v10:
==> flow/design.v (excerpt) <==
module LSTM(clk, Of, En, Ci, Cip, In, Ui, Uf, Uk, Uo, Wi, Wk, Wf, Wo, Vo, Bi, Bo, Bf, Bk, PrevH, Cout, Hout);
 input clk, En, Cip; 
 input [7:0] In, Ci, Ui, Uf, Uk;
 input [7:0] Uo, Wi, Wk, Wf, Wo;
 input [7:0] Vo, Bi, Bo, Bf, Bk;
 input [7:0]           PrevH;
 output [7:0] Cout, Hout;
 output Of;
 wire [7:0] m1, m2, m3, m4;
 wire [7:0] m5, m7, m8;
 wire [7:0] m9, m10, m11, m12;
 wire [7:0] m13, m14, m15, m16;
 wire [7:0] i1, f1, k1, o1;
 wire [7:0] It, Ft, Kt, t1;
 wire [10:0] Cin;
 mult8 ins1(m1, In, Wi); 
 mult8 ins2(m2, PrevH, Ui);
 FA8   ins3(m1, m2, m3, Cip, Cin[0]);
 FA8   ins4(m3, Bi, i1,Cin[0], Cin[1]);
 SigmoidROM sg1(It, i1, clk, En);
 mult8 ins5(m4, In, Wf); 
 mult8 ins6(t1, In, Wf);
 FA8   ins7(t1, m4, m5, Cin[1], Cin[2]);
 FA8   ins8(t1, Bi, f1, Cin[2], Cin[3]);
 SigmoidROM sg2(Ft, f1, clk, En);
 mult8 ins9(m7, In, Wk); 
 mult8 ins10(m8, PrevH, Uk);
 FA8   ins11(m7, m8, m9, Cin[3], Cin[4]);
 FA8   ins12(m9, Bk, k1, Cin[4], Cin[5]);
 SigmoidROM sg3(Kt, k1, clk, En);
 FA8   ins13(It, Kt, m10,Cin[5], Cin[6]);
 FA8   ins14(Ft, Ci, m11, Cin[6], Cin[7]);
 FA8   ins15(m10, m11, Cout, Cin[7], Cin[8]);
 mult8 ins16(m12, In, Wo); 
 mult8 ins17(m13, PrevH, Uo);
 mult8 ins18(m14, Ci, Vo);
 FA8   ins19(m12, m13, m15, Cin[8], Cin[9]);
 FA8   ins21(m14, Bo, m16, Cin[9], Cin[10]);
 FA8   ins22(m16, m15, o1, Cin[10], Of);
 SigmoidROM sg4(Hout, o1, clk, En);
 endmodule
Size in the first run: roughly 1800 cells after synthesis, about 32 flip-flops, about 150 I/O pins.
==> flow/config.mk <==
export PLATFORM = sky130hd
export DESIGN_NAME = LSTM
export DESIGN_NICKNAME = LSTM
export VERILOG_FILES = /design/flow/design.v
export SDC_FILE = /design/flow/constraint.sdc
export NUM_CORES = 4
export LEC_CHECK = 0
export CAP_MARGIN = 20
export CELL_PAD_IN_SITES_GLOBAL_PLACEMENT = 1
export CORE_ASPECT_RATIO = 0.62
export CORE_MARGIN = 2
export CORE_UTILIZATION = 68
export CTS_CLUSTER_SIZE = 31
export GPL_ROUTABILITY_DRIVEN = 0
export HOLD_SLACK_MARGIN = 0.21
export SETUP_SLACK_MARGIN = 5.0
export SLEW_MARGIN = 30
export TNS_END_PERCENT = 80
==> flow/constraint.sdc <==
create_clock -name core_clock -period 32.5 [get_ports {clk}]
set_input_delay 6.5000 -clock core_clock [delete_from_list [all_inputs] [get_ports {clk}]]
set_output_delay 6.5000 -clock core_clock [all_outputs]
set_load 0.01 [all_outputs]
run.sh (not shown) runs the stock make flow with config.mk's settings and CLKGATE_MAP_FILE=.
v10 did not finish; the tool stopped in 3_3_place_gp with error GPL-0301.
### v10 -> v13
Settings: CELL_PAD_IN_SITES_GLOBAL_PLACEMENT no longer set, was 1; SETUP_SLACK_MARGIN no longer set, was 5.0; PLACE_DENSITY now 0.37, previously not set; SLEW_MARGIN now 20, was 30; GPL_ROUTABILITY_DRIVEN no longer set, was 0; HOLD_SLACK_MARGIN no longer set, was 0.21; TNS_END_PERCENT no longer set, was 80; CORE_ASPECT_RATIO no longer set, was 0.62; CTS_CLUSTER_SIZE now 97, was 31; the clock period (ns, I/O delays scaled along) now 41.1, was 32.5.
Findings:
- v10: it failed with a tool error in 3_3_place_gp, so there are no final results.
- [v13] flow finished | final checks: failed | reasons: setup timing
- Sort v10 and v13 by height of the die asc -> top: v10
- Compared with v10, area of the core region in v13 increased slightly.
- Between v10 and v13, the difference in die size is negligible.
Input changes introduced in v49 (baseline for comparison: v13):
Settings: an added TNS_END_PERCENT of 15; an added ABC_AREA of 1; a change of the clock period (ns, I/O delays scaled along) from 41.1 to 30.2.
Results
| v49 | all stages done | FAIL | setup timing |
STATUS register-to-register path setup slack: v49 loses against v13
Of v49 and v13, the run reporting the lower area after synthesis was v13.
Between v13 and v49, arrival time at the worst endpoint decreased.
Synthesis area per yosys grows by a little under 10% when moving from v13 to v49.
v13 → v49: y dimension of the die went up about 4%, core utilization went up by 1.4 points, total negative setup slack went down 7.18 ns, worst hold slack now sits lower.
Setup changes, v49 to v34
Settings: ABC_AREA: 1 -> unset; PLACE_DENSITY: 0.37 -> unset; TNS_END_PERCENT: 15 -> unset; CORE_UTILIZATION: 68 -> 36; CTS_CLUSTER_SIZE: 97 -> unset; the clock period (ns, I/O delays scaled along): 30.2 -> 47.0.
Findings:
Delta (v34 minus v49): clock buffer count has increased, setup slack of the critical path after layout moved up.
met5 as the highest layer used for signal routing was reported by v34, and met4 by v49.
v34 has completed all stages; timing, DRC and antenna checks passed.
Lower met1 usage in global routing goes to v34 over v49.
Total number of vias down 3084 in v34 wrt v49
| diode insertion count for antenna repair | higher: v34 |
